==> sierra: inputs <==
// chip_to_symbol
module chip_to_symbol 
(
input logic         i_clk,
input logic         i_rst_n,
input logic         i_stream,
input logic         i_stream_valid,
output logic [3:0]  o_symbol,
output logic        o_symbol_valid       
);
make LEC_CHECK=0 CAP_MARGIN=35 CORE_MARGIN=2 CORE_UTILIZATION=72 CTS_CLUSTER_DIAMETER=54 CTS_CLUSTER_SIZE=17 PLACE_DENSITY_LB_ADDON=0.07 SETUP_SLACK_MARGIN=0.93 SLEW_MARGIN=20 finish   # period 3.12 ns
run.sh (not shown) runs the stock make flow with config.mk's settings and CLKGATE_MAP_FILE=.
==> inputs of nickel, as changes to sierra <==
Settings changed: CAP_MARGIN 35 to 20, CORE_UTILIZATION 72 to 66, CTS_CLUSTER_DIAMETER 54 to not set, CTS_CLUSTER_SIZE 17 to not set, PLACE_DENSITY_LB_ADDON 0.07 to not set, SETUP_SLACK_MARGIN 0.93 to 1.05.
==> flow/constraint.sdc (replaced) <==
create_clock -name core_clock -period 4.06 [get_ports {i_clk}]
set_input_delay 0.8120 -clock core_clock [delete_from_list [all_inputs] [get_ports {i_clk}]]
set_output_delay 0.8120 -clock core_clock [all_outputs]
set_load 0.01 [all_outputs]
==> inputs of willow, as changes to sierra <==
Settings changed: CAP_MARGIN 35 to 20, CTS_CLUSTER_DIAMETER 54 to not set, CTS_CLUSTER_SIZE 17 to not set, PLACE_DENSITY_LB_ADDON 0.07 to not set, SETUP_SLACK_MARGIN 0.93 to -0.57.
==> flow/constraint.sdc (replaced) <==
create_clock -name core_clock -period 9.16 [get_ports {i_clk}]
set_input_delay 1.8320 -clock core_clock [delete_from_list [all_inputs] [get_ports {i_clk}]]
set_output_delay 1.8320 -clock core_clock [all_outputs]
set_load 0.01 [all_outputs]
==> inputs of violet, as changes to sierra <==
Settings changed: ABC_AREA set to 1, CAP_MARGIN 35 to 20, CTS_CLUSTER_DIAMETER 54 to 376, CTS_CLUSTER_SIZE 17 to 96, PLACE_DENSITY set to 0.38, PLACE_DENSITY_LB_ADDON 0.07 to not set, SETUP_SLACK_MARGIN 0.93 to 0.35, TNS_END_PERCENT set to 10.
==> flow/constraint.sdc (replaced) <==
create_clock -name core_clock -period 4.09 [get_ports {i_clk}]
set_input_delay 0.8180 -clock core_clock [delete_from_list [all_inputs] [get_ports {i_clk}]]
set_output_delay 0.8180 -clock core_clock [all_outputs]
set_load 0.01 [all_outputs]
==> qor summary <==
item	sierra	violet	nickel	willow
Portion of the clock cycle consumed by the worst path in the final layout	-	113%	120%	77.6%
Chip Height	186 µm	181 µm	194 µm	186 µm
Number of antenna violations at the first check in global routing	-	4	4	3
Area fraction in compound gates after synthesis	22.5%	16.1%	22.5%	22.5%
Number of cell rows	66	64	69	66
Finished Layout Cells	-	3794	3966	3358
Count of nets after finishing	-	4155	4259	3671
Status	did not finish	failed layout checks	failed layout checks	no timing/DRC/antenna violations
Failing step	clock tree synthesis (4_1_cts)	-	-	-
Layout check failures	-	negative setup slack	negative setup slack	-
Clock skew	-	0.0144 ns	0.0158 ns	0.0344 ns
Crit path launch	-	s_ones_counter[1][5]	s_ones_counter[9][3]	s_ones_counter[3][3]
Sequential cell count	-	101	101	101
Average size of a mapped cell	8.26 µm²	7.23 µm²	8.26 µm²	8.26 µm²
Number of global-route vias before repair	-	25570	29315	24783
Maximum root-to-sink buffer count	-	2	2	2
Clock-pin slew on the worst setup and hold paths	-	0.09 ns	0.09 ns	0.09 ns
Critical path required time	-	3.27 ns	3.25 ns	7.33 ns
Number of instances resized during post-cts repair	-	38	165	0
Met2 track demand over resource	-	79.9%	81.6%	78.8%

* * *

==> run a: inputs <==
chip_to_symbol again, from the RTL that the note above started with.
export LEC_CHECK = 0
export CAP_MARGIN = 20
export CORE_MARGIN = 2
export CORE_UTILIZATION = 72
export CTS_CLUSTER_SIZE = 31
export PLACE_DENSITY_LB_ADDON = 0.01
export SETUP_SLACK_MARGIN = 1.45
export SLEW_MARGIN = 20
create_clock -name core_clock -period 4.87 [get_ports {i_clk}]
==> run b: changes against run a <==
Settings changed: ABC_AREA set to 1, CORE_UTILIZATION 72 to 64, CTS_CLUSTER_SIZE 31 to not set, PLACE_DENSITY_LB_ADDON 0.01 to not set, SETUP_SLACK_MARGIN 1.45 to 1.52, TNS_END_PERCENT set to 10.
==> flow/constraint.sdc (replaced) <==
create_clock -name core_clock -period 5.1 [get_ports {i_clk}]
set_input_delay 1.0200 -clock core_clock [delete_from_list [all_inputs] [get_ports {i_clk}]]
set_output_delay 1.0200 -clock core_clock [all_outputs]
set_load 0.01 [all_outputs]
==> run c: changes against run a <==
Settings changed: CTS_CLUSTER_SIZE 31 to 76, SETUP_SLACK_MARGIN 1.45 to not set.
==> flow/constraint.sdc (replaced) <==
create_clock -name core_clock -period 5.15 [get_ports {i_clk}]
set_input_delay 1.0300 -clock core_clock [delete_from_list [all_inputs] [get_ports {i_clk}]]
set_output_delay 1.0300 -clock core_clock [all_outputs]
set_load 0.01 [all_outputs]
==> qor summary <==
                                                                              run a                              run c                              run b
Outcome                                                   aborted with a tool error                    failed layout checks   no timing/DRC/antenna violations
Last stage reached                                                   global routing                                  -                                  -
Layout check failures                                                             -                       setup timing                                  -
Startpoint of the lowest-slack register-to-register path                          -       r_bit_counter[1]$_DFFE_PN0P_       r_bit_counter[1]$_DFFE_PN0P_
Combinational gate count                                                          -                               2574                               2631
Min-delay src                                                                     -  s_ones_counter[15][3]$_DFFE_PN0P_  s_ones_counter[15][5]$_DFFE_PN0P_
Count of warning messages emitted by the tools                                    -                                 32                                 35
Endpoint class of the critical path                                               -                     primary output                     primary output
Final hold slack                                                                  -                           0.601 ns                           0.470 ns
Core region area                                                       0.0325 sq mm                       0.0325 sq mm                       0.0347 sq mm
Max Slew Vio Count                                                                -                                  0                                  0
Area figure in the yosys stat output                                   0.0238 sq mm                       0.0238 sq mm                       0.0226 sq mm
Destination of the critical timing path                                           -                        o_symbol[0]                        o_symbol[2]
CP max stage delay                                                                -                            0.62 ns                            0.58 ns
Detail-routed net length per standard cell                                        -                       27.4 microns                       25.1 microns
Final-layout non-clock buffer area share                                          -                              6.87%                              10.3%
N_diodes                                                                          -                                  7                                  3
Syn Inst Count                                                                 2887                               2887                               3131
Tap cell count                                                                    -                                442                                455
Fin nets                                                                          -                               3857                               4192
Area fraction in xor and xnor cells                                           2.79%                              2.79%                             0.619%
Hold Fails Final Rpt                                                              -                                  0                                  0
Core occupancy in the finished layout                                             -                              82.4%                              78.8%

* * *

==> build 60: inputs <==
==> flow/design.v <==
module chip_to_symbol 
(
input logic         i_clk,
input logic         i_rst_n,
input logic         i_stream,
input logic         i_stream_valid,
output logic [3:0]  o_symbol,
output logic        o_symbol_valid       
);
logic [4:0] r_bit_counter;
logic [31:0] r_received_chip;
logic [5:0] s_ones_counter[15:0];
logic	[31:0]	chip_values [15:0];  
initial 
begin
	chip_values[0] 		=  32'b11011001110000110101001000101110;
	chip_values[8] 		=  32'b11101101100111000011010100100010;
	chip_values[4] 		=  32'b00101110110110011100001101010010;
	chip_values[12] 	=  32'b00100010111011011001110000110101;
	chip_values[2] 		=  32'b01010010001011101101100111000011;
	chip_values[10] 	=  32'b00110101001000101110110110011100;
	chip_values[6] 		=  32'b11000011010100100010111011011001;
	chip_values[14] 	=  32'b10011100001101010010001011101101;
	chip_values[1] 		=  32'b10001100100101100000011101111011;
	chip_values[9] 		=  32'b10111000110010010110000001110111;
	chip_values[5] 		=  32'b01111011100011001001011000000111;
	chip_values[13] 	=  32'b01110111101110001100100101100000;
	chip_values[3]		=  32'b00000111011110111000110010010110;
	chip_values[11]		=  32'b01100000011101111011100011001001;
	chip_values[7] 		=  32'b10010110000001110111101110001100;
	chip_values[15] 	=  32'b11001001011000000111011110111000;
end
always_ff@(posedge i_clk , negedge i_rst_n)
begin
    if(!i_rst_n)
    begin
        r_bit_counter <= 'd0;
    end
    else if(r_bit_counter=='d31) 
    begin
        r_bit_counter <= 'd0;
    end
    else if(i_stream_valid)
    begin
        r_bit_counter <= r_bit_counter + 'd1;
    end
end
always_ff@(posedge i_clk , negedge i_rst_n)
begin
    if(!i_rst_n)
    begin
        r_received_chip <= 'd0;
		for(int i = 0 ; i<16 ; i++)
        begin
			s_ones_counter[i] <= 'd0;
		end
    end
	else if (r_bit_counter==31)
	begin
		for(int i = 0 ; i<16 ; i++)
        begin
			s_ones_counter[i] <= 'd0;
		end
	end
    else if(i_stream_valid)
    begin
        r_received_chip[r_bit_counter]<= i_stream;
        for(int i = 0 ; i<16 ; i++)
        begin
            s_ones_counter[i] <= s_ones_counter[i] + (i_stream ~^ chip_values[i][r_bit_counter]);
        end
    end    
end
	always@(*)
		begin
			if((s_ones_counter[0]>=s_ones_counter[1]) && (s_ones_counter[0]>=s_ones_counter[2]) && (s_ones_counter[0]>=s_ones_counter[3]) && (s_ones_counter[0]>=s_ones_counter[4]) && (s_ones_counter[0]>=s_ones_counter[5]) && (s_ones_counter[0]>=s_ones_counter[6]) && (s_ones_counter[0]>=s_ones_counter[7]) && (s_ones_counter[0]>=s_ones_counter[8]) && (s_ones_counter[0]>=s_ones_counter[9]) && (s_ones_counter[0]>=s_ones_counter[10]) && (s_ones_counter[0]>=s_ones_counter[11]) && (s_ones_counter[0]>=s_ones_counter[12]) && (s_ones_counter[0]>=s_ones_counter[13]) && (s_ones_counter[0]>=s_ones_counter[14]) && (s_ones_counter[0]>=s_ones_counter[15]) ) 
			begin
				o_symbol = 'd0;
			end
			else if((s_ones_counter[1]>=s_ones_counter[0]) && (s_ones_counter[1]>=s_ones_counter[2]) && (s_ones_counter[1]>=s_ones_counter[3]) && (s_ones_counter[1]>=s_ones_counter[4]) && (s_ones_counter[1]>=s_ones_counter[5]) && (s_ones_counter[1]>=s_ones_counter[6]) && (s_ones_counter[1]>=s_ones_counter[7]) && (s_ones_counter[1]>=s_ones_counter[8]) && (s_ones_counter[1]>=s_ones_counter[9]) && (s_ones_counter[1]>=s_ones_counter[10]) && (s_ones_counter[1]>=s_ones_counter[11]) && (s_ones_counter[1]>=s_ones_counter[12]) && (s_ones_counter[1]>=s_ones_counter[13]) && (s_ones_counter[1]>=s_ones_counter[14]) && (s_ones_counter[1]>=s_ones_counter[15]) ) 
			begin
				o_symbol = 'd1;
			end
			else if((s_ones_counter[2]>=s_ones_counter[0]) && (s_ones_counter[2]>=s_ones_counter[1]) && (s_ones_counter[2]>=s_ones_counter[3]) && (s_ones_counter[2]>=s_ones_counter[4]) && (s_ones_counter[2]>=s_ones_counter[5]) && (s_ones_counter[2]>=s_ones_counter[6]) && (s_ones_counter[2]>=s_ones_counter[7]) && (s_ones_counter[2]>=s_ones_counter[8]) && (s_ones_counter[2]>=s_ones_counter[9]) && (s_ones_counter[2]>=s_ones_counter[10]) && (s_ones_counter[2]>=s_ones_counter[11]) && (s_ones_counter[2]>=s_ones_counter[12]) && (s_ones_counter[2]>=s_ones_counter[13]) && (s_ones_counter[2]>=s_ones_counter[14]) && (s_ones_counter[2]>=s_ones_counter[15]) ) 
			begin
				o_symbol = 'd2;
			end
			else if((s_ones_counter[3]>=s_ones_counter[0]) && (s_ones_counter[3]>=s_ones_counter[1]) && (s_ones_counter[3]>=s_ones_counter[2]) && (s_ones_counter[3]>=s_ones_counter[4]) && (s_ones_counter[3]>=s_ones_counter[5]) && (s_ones_counter[3]>=s_ones_counter[6]) && (s_ones_counter[3]>=s_ones_counter[7]) && (s_ones_counter[3]>=s_ones_counter[8]) && (s_ones_counter[3]>=s_ones_counter[9]) && (s_ones_counter[3]>=s_ones_counter[10]) && (s_ones_counter[3]>=s_ones_counter[11]) && (s_ones_counter[3]>=s_ones_counter[12]) && (s_ones_counter[3]>=s_ones_counter[13]) && (s_ones_counter[3]>=s_ones_counter[14]) && (s_ones_counter[3]>=s_ones_counter[15]) ) 
			begin
				o_symbol = 'd3;
			end
			else if((s_ones_counter[4]>=s_ones_counter[0]) && (s_ones_counter[4]>=s_ones_counter[1]) && (s_ones_counter[4]>=s_ones_counter[2]) && (s_ones_counter[4]>=s_ones_counter[3]) && (s_ones_counter[4]>=s_ones_counter[5]) && (s_ones_counter[4]>=s_ones_counter[6]) && (s_ones_counter[4]>=s_ones_counter[7]) && (s_ones_counter[4]>=s_ones_counter[8]) && (s_ones_counter[4]>=s_ones_counter[9]) && (s_ones_counter[4]>=s_ones_counter[10]) && (s_ones_counter[4]>=s_ones_counter[11]) && (s_ones_counter[4]>=s_ones_counter[12]) && (s_ones_counter[4]>=s_ones_counter[13]) && (s_ones_counter[4]>=s_ones_counter[14]) && (s_ones_counter[4]>=s_ones_counter[15]) ) 
			begin
				o_symbol = 'd4;
			end
			else if((s_ones_counter[5]>=s_ones_counter[0]) && (s_ones_counter[5]>=s_ones_counter[1]) && (s_ones_counter[5]>=s_ones_counter[2]) && (s_ones_counter[5]>=s_ones_counter[3]) && (s_ones_counter[5]>=s_ones_counter[4]) && (s_ones_counter[5]>=s_ones_counter[6]) && (s_ones_counter[5]>=s_ones_counter[7]) && (s_ones_counter[5]>=s_ones_counter[8]) && (s_ones_counter[5]>=s_ones_counter[9]) && (s_ones_counter[5]>=s_ones_counter[10]) && (s_ones_counter[5]>=s_ones_counter[11]) && (s_ones_counter[5]>=s_ones_counter[12]) && (s_ones_counter[5]>=s_ones_counter[13]) && (s_ones_counter[5]>=s_ones_counter[14]) && (s_ones_counter[5]>=s_ones_counter[15]) ) 
			begin
				o_symbol = 'd5;
			end
			else if((s_ones_counter[6]>=s_ones_counter[0]) && (s_ones_counter[6]>=s_ones_counter[1]) && (s_ones_counter[6]>=s_ones_counter[2]) && (s_ones_counter[6]>=s_ones_counter[3]) && (s_ones_counter[6]>=s_ones_counter[4]) && (s_ones_counter[6]>=s_ones_counter[5]) && (s_ones_counter[6]>=s_ones_counter[7]) && (s_ones_counter[6]>=s_ones_counter[8]) && (s_ones_counter[6]>=s_ones_counter[9]) && (s_ones_counter[6]>=s_ones_counter[10]) && (s_ones_counter[6]>=s_ones_counter[11]) && (s_ones_counter[6]>=s_ones_counter[12]) && (s_ones_counter[6]>=s_ones_counter[13]) && (s_ones_counter[6]>=s_ones_counter[14]) && (s_ones_counter[6]>=s_ones_counter[15]) ) 
			begin
				o_symbol = 'd6;
			end
			else if((s_ones_counter[7]>=s_ones_counter[0]) && (s_ones_counter[7]>=s_ones_counter[1]) && (s_ones_counter[7]>=s_ones_counter[2]) && (s_ones_counter[7]>=s_ones_counter[3]) && (s_ones_counter[7]>=s_ones_counter[4]) && (s_ones_counter[7]>=s_ones_counter[5]) && (s_ones_counter[7]>=s_ones_counter[6]) && (s_ones_counter[7]>=s_ones_counter[8]) && (s_ones_counter[7]>=s_ones_counter[9]) && (s_ones_counter[7]>=s_ones_counter[10]) && (s_ones_counter[7]>=s_ones_counter[11]) && (s_ones_counter[7]>=s_ones_counter[12]) && (s_ones_counter[7]>=s_ones_counter[13]) && (s_ones_counter[7]>=s_ones_counter[14]) && (s_ones_counter[7]>=s_ones_counter[15]) ) 
			begin
				o_symbol = 'd7;
			end
			else if((s_ones_counter[8]>=s_ones_counter[0]) && (s_ones_counter[8]>=s_ones_counter[1]) && (s_ones_counter[8]>=s_ones_counter[2]) && (s_ones_counter[8]>=s_ones_counter[3]) && (s_ones_counter[8]>=s_ones_counter[4]) && (s_ones_counter[8]>=s_ones_counter[5]) && (s_ones_counter[8]>=s_ones_counter[6]) && (s_ones_counter[8]>=s_ones_counter[7]) && (s_ones_counter[8]>=s_ones_counter[9]) && (s_ones_counter[8]>=s_ones_counter[10]) && (s_ones_counter[8]>=s_ones_counter[11]) && (s_ones_counter[8]>=s_ones_counter[12]) && (s_ones_counter[8]>=s_ones_counter[13]) && (s_ones_counter[8]>=s_ones_counter[14]) && (s_ones_counter[8]>=s_ones_counter[15]) ) 
			begin
				o_symbol = 'd8;
			end
			else if((s_ones_counter[9]>=s_ones_counter[0]) && (s_ones_counter[9]>=s_ones_counter[1]) && (s_ones_counter[9]>=s_ones_counter[2]) && (s_ones_counter[9]>=s_ones_counter[3]) && (s_ones_counter[9]>=s_ones_counter[4]) && (s_ones_counter[9]>=s_ones_counter[5]) && (s_ones_counter[9]>=s_ones_counter[6]) && (s_ones_counter[9]>=s_ones_counter[7]) && (s_ones_counter[9]>=s_ones_counter[8]) && (s_ones_counter[9]>=s_ones_counter[10]) && (s_ones_counter[9]>=s_ones_counter[11]) && (s_ones_counter[9]>=s_ones_counter[12]) && (s_ones_counter[9]>=s_ones_counter[13]) && (s_ones_counter[9]>=s_ones_counter[14]) && (s_ones_counter[9]>=s_ones_counter[15]) ) 
			begin
				o_symbol = 'd9;
			end
			else if((s_ones_counter[10]>=s_ones_counter[0]) && (s_ones_counter[10]>=s_ones_counter[1]) && (s_ones_counter[10]>=s_ones_counter[2]) && (s_ones_counter[10]>=s_ones_counter[3]) && (s_ones_counter[10]>=s_ones_counter[4]) && (s_ones_counter[10]>=s_ones_counter[5]) && (s_ones_counter[10]>=s_ones_counter[6]) && (s_ones_counter[10]>=s_ones_counter[7]) && (s_ones_counter[10]>=s_ones_counter[8]) && (s_ones_counter[10]>=s_ones_counter[9]) && (s_ones_counter[10]>=s_ones_counter[11]) && (s_ones_counter[10]>=s_ones_counter[12]) && (s_ones_counter[10]>=s_ones_counter[13]) && (s_ones_counter[10]>=s_ones_counter[14]) && (s_ones_counter[10]>=s_ones_counter[15]) ) 
			begin
				o_symbol = 'd10;
			end
			else if((s_ones_counter[11]>=s_ones_counter[0]) && (s_ones_counter[11]>=s_ones_counter[1]) && (s_ones_counter[11]>=s_ones_counter[2]) && (s_ones_counter[11]>=s_ones_counter[3]) && (s_ones_counter[11]>=s_ones_counter[4]) && (s_ones_counter[11]>=s_ones_counter[5]) && (s_ones_counter[11]>=s_ones_counter[6]) && (s_ones_counter[11]>=s_ones_counter[7]) && (s_ones_counter[11]>=s_ones_counter[8]) && (s_ones_counter[11]>=s_ones_counter[9]) && (s_ones_counter[11]>=s_ones_counter[10]) && (s_ones_counter[11]>=s_ones_counter[12]) && (s_ones_counter[11]>=s_ones_counter[13]) && (s_ones_counter[11]>=s_ones_counter[14]) && (s_ones_counter[11]>=s_ones_counter[15]) ) 
			begin
				o_symbol = 'd11;
			end
			else if((s_ones_counter[12]>=s_ones_counter[0]) && (s_ones_counter[12]>=s_ones_counter[1]) && (s_ones_counter[12]>=s_ones_counter[2]) && (s_ones_counter[12]>=s_ones_counter[3]) && (s_ones_counter[12]>=s_ones_counter[4]) && (s_ones_counter[12]>=s_ones_counter[5]) && (s_ones_counter[12]>=s_ones_counter[6]) && (s_ones_counter[12]>=s_ones_counter[7]) && (s_ones_counter[12]>=s_ones_counter[8]) && (s_ones_counter[12]>=s_ones_counter[9]) && (s_ones_counter[12]>=s_ones_counter[10]) && (s_ones_counter[12]>=s_ones_counter[11]) && (s_ones_counter[12]>=s_ones_counter[13]) && (s_ones_counter[12]>=s_ones_counter[14]) && (s_ones_counter[12]>=s_ones_counter[15]) ) 
			begin
				o_symbol = 'd12;
			end
			else if((s_ones_counter[13]>=s_ones_counter[0]) && (s_ones_counter[13]>=s_ones_counter[1]) && (s_ones_counter[13]>=s_ones_counter[2]) && (s_ones_counter[13]>=s_ones_counter[3]) && (s_ones_counter[13]>=s_ones_counter[4]) && (s_ones_counter[13]>=s_ones_counter[5]) && (s_ones_counter[13]>=s_ones_counter[6]) && (s_ones_counter[13]>=s_ones_counter[7]) && (s_ones_counter[13]>=s_ones_counter[8]) && (s_ones_counter[13]>=s_ones_counter[9]) && (s_ones_counter[13]>=s_ones_counter[10]) && (s_ones_counter[13]>=s_ones_counter[11]) && (s_ones_counter[13]>=s_ones_counter[12]) && (s_ones_counter[13]>=s_ones_counter[15]) && (s_ones_counter[13]>=s_ones_counter[14]) ) 
			begin
				o_symbol = 'd13;
			end
			else if((s_ones_counter[14]>=s_ones_counter[0]) && (s_ones_counter[14]>=s_ones_counter[1]) && (s_ones_counter[14]>=s_ones_counter[2]) && (s_ones_counter[14]>=s_ones_counter[3]) && (s_ones_counter[14]>=s_ones_counter[4]) && (s_ones_counter[14]>=s_ones_counter[5]) && (s_ones_counter[14]>=s_ones_counter[6]) && (s_ones_counter[14]>=s_ones_counter[7]) && (s_ones_counter[14]>=s_ones_counter[8]) && (s_ones_counter[14]>=s_ones_counter[9]) && (s_ones_counter[14]>=s_ones_counter[10]) && (s_ones_counter[14]>=s_ones_counter[11]) && (s_ones_counter[14]>=s_ones_counter[12]) && (s_ones_counter[14]>=s_ones_counter[13]) && (s_ones_counter[14]>=s_ones_counter[15]) ) 
			begin
				o_symbol = 'd14;
			end
			else
				begin
				o_symbol = 'd15;
				end
			end
assign o_symbol_valid = (r_bit_counter==31);  
endmodule
==> flow/run.sh <==
#!/bin/bash
# the make line also repeats each setting of config.mk as NAME=value (left out here)
make -C /OpenROAD-flow-scripts/flow DESIGN_CONFIG=/design/flow/config.mk WORK_HOME=/design/flow/orfs CLKGATE_MAP_FILE= finish
==> flow/config.mk <==
export PLATFORM = sky130hd
export DESIGN_NAME = chip_to_symbol
export DESIGN_NICKNAME = chip_to_symbol
export VERILOG_FILES = /design/flow/design.v
export SDC_FILE = /design/flow/constraint.sdc
export NUM_CORES = 4
export LEC_CHECK = 0
export ABC_AREA = 0
export CAP_MARGIN = 20
export CELL_PAD_IN_SITES_DETAIL_PLACEMENT = 2
export CELL_PAD_IN_SITES_GLOBAL_PLACEMENT = 0
export CORE_ASPECT_RATIO = 0.6
export CORE_MARGIN = 2
export CORE_UTILIZATION = 62
export CTS_CLUSTER_DIAMETER = 225
export GPL_ROUTABILITY_DRIVEN = 1
export GPL_TIMING_DRIVEN = 1
export MIN_ROUTING_LAYER = met2
export SLEW_MARGIN = 25
==> flow/constraint.sdc <==
create_clock -name core_clock -period 4.45 [get_ports {i_clk}]
set_input_delay 0.8900 -clock core_clock [delete_from_list [all_inputs] [get_ports {i_clk}]]
set_output_delay 0.8900 -clock core_clock [all_outputs]
set_load 0.01 [all_outputs]
==> inputs of trial 4, as changes to build 60 <==
CELL_PAD_IN_SITES_DETAIL_PLACEMENT = 0   (was 2)
CORE_ASPECT_RATIO = default   (was 0.6)
CORE_UTILIZATION = 72   (was 62)
CTS_CLUSTER_DIAMETER = 45   (was 225)
CTS_CLUSTER_SIZE = 22   (was default)
GPL_ROUTABILITY_DRIVEN = default   (was 1)
MIN_ROUTING_LAYER = default   (was met2)
PLACE_DENSITY_LB_ADDON = 0.29   (was default)
SETUP_SLACK_MARGIN = -0.19   (was default)
SLEW_MARGIN = 35   (was 25)
==> flow/constraint.sdc (replaced) <==
create_clock -name core_clock -period 4.38 [get_ports {i_clk}]
set_input_delay 0.8760 -clock core_clock [delete_from_list [all_inputs] [get_ports {i_clk}]]
set_output_delay 0.8760 -clock core_clock [all_outputs]
set_load 0.01 [all_outputs]
==> results.txt <==
Implementation numbers.

- The flow did not finish.
- It got as far as detailed placement and failed there.
- The first error in the log reads "[ERROR DPL-0033] detailed placement checks failed during check placement".
- The width of the die is 257 um.
- The floorplan has 55 rows.
- Each instance of the synthesized netlist takes up on average 8.26 um^2.
- According to the floorplan report, the die height is 156 um.
- The sequential fraction of the synthesis area is 10.6%.
- The area enclosed by the die boundary reads 40100 um^2.
- In this run the standard cell core region covers 37800 um^2.
That was build 60.
==> results.txt <==
Implementation numbers.

- In this run the core area contains 66 standard-cell rows.
- The critical path endpoint is o_symbol[3].
- The violated checks flagged are setup timing.
- Per the final report, max-transition violations number 0.
- After synthesis, the mean cell area works out to 8.26 um^2.
- The adder-cell share of the synthesized area is 40.0%.
- The final setup slack of the worst path reads -0.426 ns.
- The width of the die reads 186 um.
- The total of endpoints with negative setup slack in the final report is 4.
- The number of nets in the finished design reads 4003.
- The run finished, with violations left.
- The placeable core region is 32500 um^2.
- The slew at the pin closest to its max-slew limit reads 1.04 ns.
- The die extent in y is 186 um.
That was trial 4.
